==> quartz <==
==> flow/design.v (excerpt) <==
module top(
    input rst, clk,
    input [11:0] ar, ai, br, bi,
    output [23:0] Pi, Pr
);
clock: 5.4 ns
lec_check: 0
abc_area: 1
cap_margin: 20
core_margin: 2
core_utilization: 72
cts_cluster_diameter: 46
cts_cluster_size: 41
place_density_lb_addon: 0.26
slew_margin: 20
run.sh (not shown) runs the stock make flow with config.mk's settings and CLKGATE_MAP_FILE=.
==> pepper (differences from quartz) <==
Settings changed: CORE_UTILIZATION 72 to 68, CTS_CLUSTER_DIAMETER 46 to default, CTS_CLUSTER_SIZE 41 to 96, PLACE_DENSITY from default to 0.36, PLACE_DENSITY_LB_ADDON 0.26 to default, SETUP_SLACK_MARGIN from default to -0.36.
==> flow/constraint.sdc (replaced) <==
create_clock -name core_clock -period 3.86 [get_ports {clk}]
set_input_delay 0.7720 -clock core_clock [delete_from_list [all_inputs] [get_ports {clk}]]
set_output_delay 0.7720 -clock core_clock [all_outputs]
set_load 0.01 [all_outputs]
==> raven (differences from quartz) <==
Settings changed: CTS_CLUSTER_SIZE 41 to 72.
==> flow/constraint.sdc (replaced) <==
create_clock -name core_clock -period 5.9 [get_ports {clk}]
set_input_delay 1.1800 -clock core_clock [delete_from_list [all_inputs] [get_ports {clk}]]
set_output_delay 1.1800 -clock core_clock [all_outputs]
set_load 0.01 [all_outputs]
==> amber (differences from quartz) <==
Settings changed: ABC_AREA 1 to default, CORE_UTILIZATION 72 to 40, CTS_CLUSTER_DIAMETER 46 to default, CTS_CLUSTER_SIZE 41 to default, PLACE_DENSITY_LB_ADDON 0.26 to default.
==> flow/constraint.sdc (replaced) <==
create_clock -name core_clock -period 7.0 [get_ports {clk}]
set_input_delay 1.4000 -clock core_clock [delete_from_list [all_inputs] [get_ports {clk}]]
set_output_delay 1.4000 -clock core_clock [all_outputs]
set_load 0.01 [all_outputs]
==> impl_metrics.json <==
{
  "ys_sh_mux_pct": 0,
  "placed_area_sq_um": 13200,
  "synth_xor_xnor_area_share_pct": 2.96,
  "ys_types": 41,
  "cts_resized": 185,
  "topCellsByArea": "dfrtp_1 (22%), fa_1 (18%), nand2_1 (17%)",
  "stop_stage": "5_1_grt",
  "synthTopLogicFamily": "simple AND/OR/NAND/NOR gates",
  "dp_cells": 1973,
  "error": "[ERROR DPL-0038] Utilization greater than 100%, impossible to legalize",
  "die_h_um": 129,
  "yosys_area_sq_um": 11300,
  "status": "aborted with a tool error"
}
That was quartz.
==> impl_metrics.json <==
{
  "status": "timing/DRC/antenna clean",
  "cts_resized": 0,
  "synthTopLogicFamily": "adder cells",
  "synth_xor_xnor_area_share_pct": 4.31,
  "ys_sh_mux_pct": 7.31,
  "placed_area_sq_um": 12200,
  "die_h_um": 167,
  "dp_cells": 1659,
  "yosys_area_sq_um": 10600
}
That was amber.
==> impl_metrics.json <==
{
  "dp_cells": 1994,
  "status": "finished with violations",
  "yosys_area_sq_um": 11300,
  "cts_resized": 90,
  "violations": "negative setup slack",
  "topCellsByArea": "dfrtp_1 (22%), fa_1 (18%), nand2_1 (17%)",
  "setup_viol": 39,
  "fin_ws_ns": -1.80,
  "synth_xor_xnor_area_share_pct": 2.96,
  "ys_sh_mux_pct": 0,
  "die_h_um": 133,
  "fin_nets": 2058,
  "synthTopLogicFamily": "simple AND/OR/NAND/NOR gates",
  "ys_types": 41,
  "placed_area_sq_um": 13600
}
That was pepper.
==> impl_metrics.json <==
{
  "status": "finished with violations",
  "violations": "negative setup slack",
  "ys_sh_mux_pct": 0,
  "synthTopLogicFamily": "simple AND/OR/NAND/NOR gates",
  "topCellsByArea": "dfrtp_1 (22%), fa_1 (18%), nand2_1 (17%)",
  "antenna_found_initial": 0,
  "fin_ws_ns": -0.131,
  "yosys_area_sq_um": 11300,
  "setup_viol": 5,
  "dp_cells": 1952,
  "ys_types": 41
}
That was raven.

* * *

==> run H: inputs <==
==> flow/design.v <==
module control_unit(
    input clk, rst,
    output reg a_sel, b_sel, PP1_CE, PP2_CE, add, PR_CE, PI_CE
);
    parameter S1 = 3'b001,
              S2 = 3'b010,
              S3 = 3'b011,
              S4 = 3'b100,
              S5 = 3'b101;
    reg [2:0] state, next;
    always @(posedge clk or posedge rst) begin
        if (rst)
            state <= S1;
        else
            state <= next;
    end
    always @(*) begin
        next = S1;
        PP1_CE = 0;
        PP2_CE = 0;
        add = 0;
        PR_CE = 0;
        PI_CE = 0;
        a_sel = 0;
        b_sel = 0;
        case (state) 
            S1: begin
					if(!rst)
                next = S2;
                PP1_CE = 1;
            end
            S2: begin
                next = S3;
                a_sel = 1;
                b_sel = 1;					 
                PP2_CE = 1;
            end
            S3: begin
                next = S4;
                b_sel = 1;
                PP1_CE = 1;					
                add = 1;
                PR_CE = 1;
            end
            S4: begin
                next = S5;
                a_sel = 1;
                PP2_CE = 1;
            end
            S5: begin
                next = S1;
                PI_CE = 1;
            end
        endcase
    end
endmodule
module datapath(
    input clk, rst,
    input a_sel, b_sel, PP1_CE, PP2_CE, add, PR_CE, PI_CE,
    input [11:0] ar, ai, br, bi,
    output reg [23:0] Pr, Pi
);
    wire [11:0] a_mux, b_mux;
    reg [23:0] PP1, PP2, PPs;
    wire [23:0] pro;
    assign a_mux = a_sel ? ai : ar;
    assign b_mux = b_sel ? bi : br;
    assign pro = a_mux * b_mux;  
    always @(posedge clk or posedge rst) begin
        if (rst) begin
            PP1 <= 0;
            PP2 <= 0;
        end else begin
            if (PP1_CE) 
                PP1 <= pro;
            if (PP2_CE) 
                PP2 <= pro;
        end
    end
    always @(*) begin
        if (!add)
            PPs = PP1 + PP2;
        else
            PPs = PP1 - PP2;
    end
    always @(posedge clk or posedge rst) begin
        if (rst) begin
            Pr <= 0;
            Pi <= 0;
        end else begin
            if (PR_CE) 
                Pr <= PPs;
            if (PI_CE) 
                Pi <= PPs;
        end
    end
endmodule
module top(
    input rst, clk,
    input [11:0] ar, ai, br, bi,
    output [23:0] Pi, Pr
);
    wire PP1_CE, PP2_CE, a_sel, b_sel, add, PI_CE, PR_CE;
    control_unit uut1(
        .clk(clk),
        .rst(rst),
        .a_sel(a_sel),
        .b_sel(b_sel),
        .PP1_CE(PP1_CE),
        .PP2_CE(PP2_CE),
        .add(add),
        .PR_CE(PR_CE),
        .PI_CE(PI_CE)
    );
    datapath uut2(
        .clk(clk),
        .rst(rst),
        .a_sel(a_sel),
        .b_sel(b_sel),
        .PP1_CE(PP1_CE),
        .PP2_CE(PP2_CE),
        .add(add),
        .PR_CE(PR_CE),
        .PI_CE(PI_CE),
        .ar(ar),
        .ai(ai),
        .br(br),
        .bi(bi),
        .Pr(Pr),
        .Pi(Pi)
    );
endmodule
==> flow/run.sh <==
#!/bin/bash
# the make line also repeats each setting of config.mk as NAME=value (left out here)
make -C /OpenROAD-flow-scripts/flow DESIGN_CONFIG=/design/flow/config.mk WORK_HOME=/design/flow/orfs CLKGATE_MAP_FILE= finish
==> flow/config.mk <==
export PLATFORM = sky130hd
export DESIGN_NAME = top
export DESIGN_NICKNAME = top
export VERILOG_FILES = /design/flow/design.v
export SDC_FILE = /design/flow/constraint.sdc
export NUM_CORES = 4
export LEC_CHECK = 0
export ABC_AREA = 1
export CAP_MARGIN = 20
export CELL_PAD_IN_SITES_GLOBAL_PLACEMENT = 0
export CORE_MARGIN = 2
export CORE_UTILIZATION = 70
export CTS_CLUSTER_DIAMETER = 51
export CTS_CLUSTER_SIZE = 73
export PLACE_DENSITY_LB_ADDON = 0.29
export SETUP_SLACK_MARGIN = 0.29
export SLEW_MARGIN = 20
export TNS_END_PERCENT = 55
==> flow/constraint.sdc <==
create_clock -name core_clock -period 5.28 [get_ports {clk}]
set_input_delay 1.0560 -clock core_clock [delete_from_list [all_inputs] [get_ports {clk}]]
set_output_delay 1.0560 -clock core_clock [all_outputs]
set_load 0.01 [all_outputs]
==> run B: changes against run H <==
==> flow/config.mk (replaced) <==
export PLATFORM = sky130hd
export DESIGN_NAME = top
export DESIGN_NICKNAME = top
export VERILOG_FILES = /design/flow/design.v
export SDC_FILE = /design/flow/constraint.sdc
export NUM_CORES = 4
export LEC_CHECK = 0
export ABC_AREA = 1
export CAP_MARGIN = 20
export CELL_PAD_IN_SITES_GLOBAL_PLACEMENT = 3
export CORE_MARGIN = 2
export CORE_UTILIZATION = 17
export PLACE_DENSITY_LB_ADDON = 0.05
export SETUP_SLACK_MARGIN = 0.58
export SLEW_MARGIN = 20
export TNS_END_PERCENT = 55
==> results <==
- Run B finished but failed the layout checks on negative setup slack. Run H aborted during 5_1_grt (GRT-0116).
- Synthesized cell count is the same in run B and run H.
- In area after synthesis, run B and run H do not differ.
- In die area, run B is at 4.0 times the value of run H.
==> figures <==
| quantity | run H | run B |
|---|---|---|
| Core area | 15830 sq um | 65630 sq um |
| Post-CTS resize count | 269 | 359 |
| HPWL after DPL | 25960 um | 36110 um |
| Count of instantiated cells in the yosys netlist | 1581 | 1581 |
| Die outline width | 130.8 um | 261.4 um |
| Yosys warning tally | 2 | 2 |
| Routability Congestion | 0.9740 | 0.7719 |
| Area of placed instances | 13520 sq um | 14560 sq um |
| Outcome | aborted with a tool error | complete, but fails checks |
| Stage where the flow stopped | 5_1_grt | - |
| Violated checks | - | negative setup slack |
| Total Die Area | 17120 sq um | 68310 sq um |
| Number of rows in the core area | 46 | 94 |
| Chip Height | 130.8 um | 261.4 um |
| Count of buffers added by post-CTS timing repair for setup | 40 | 58 |
| Floorplan utilization | 71.14% | 17.16% |
| Cell total after placement | 1981 | 2658 |
| Net count after synthesis | 1818 | 1818 |
| Setup slack after placement | -0.7856 ns | -1.007 ns |
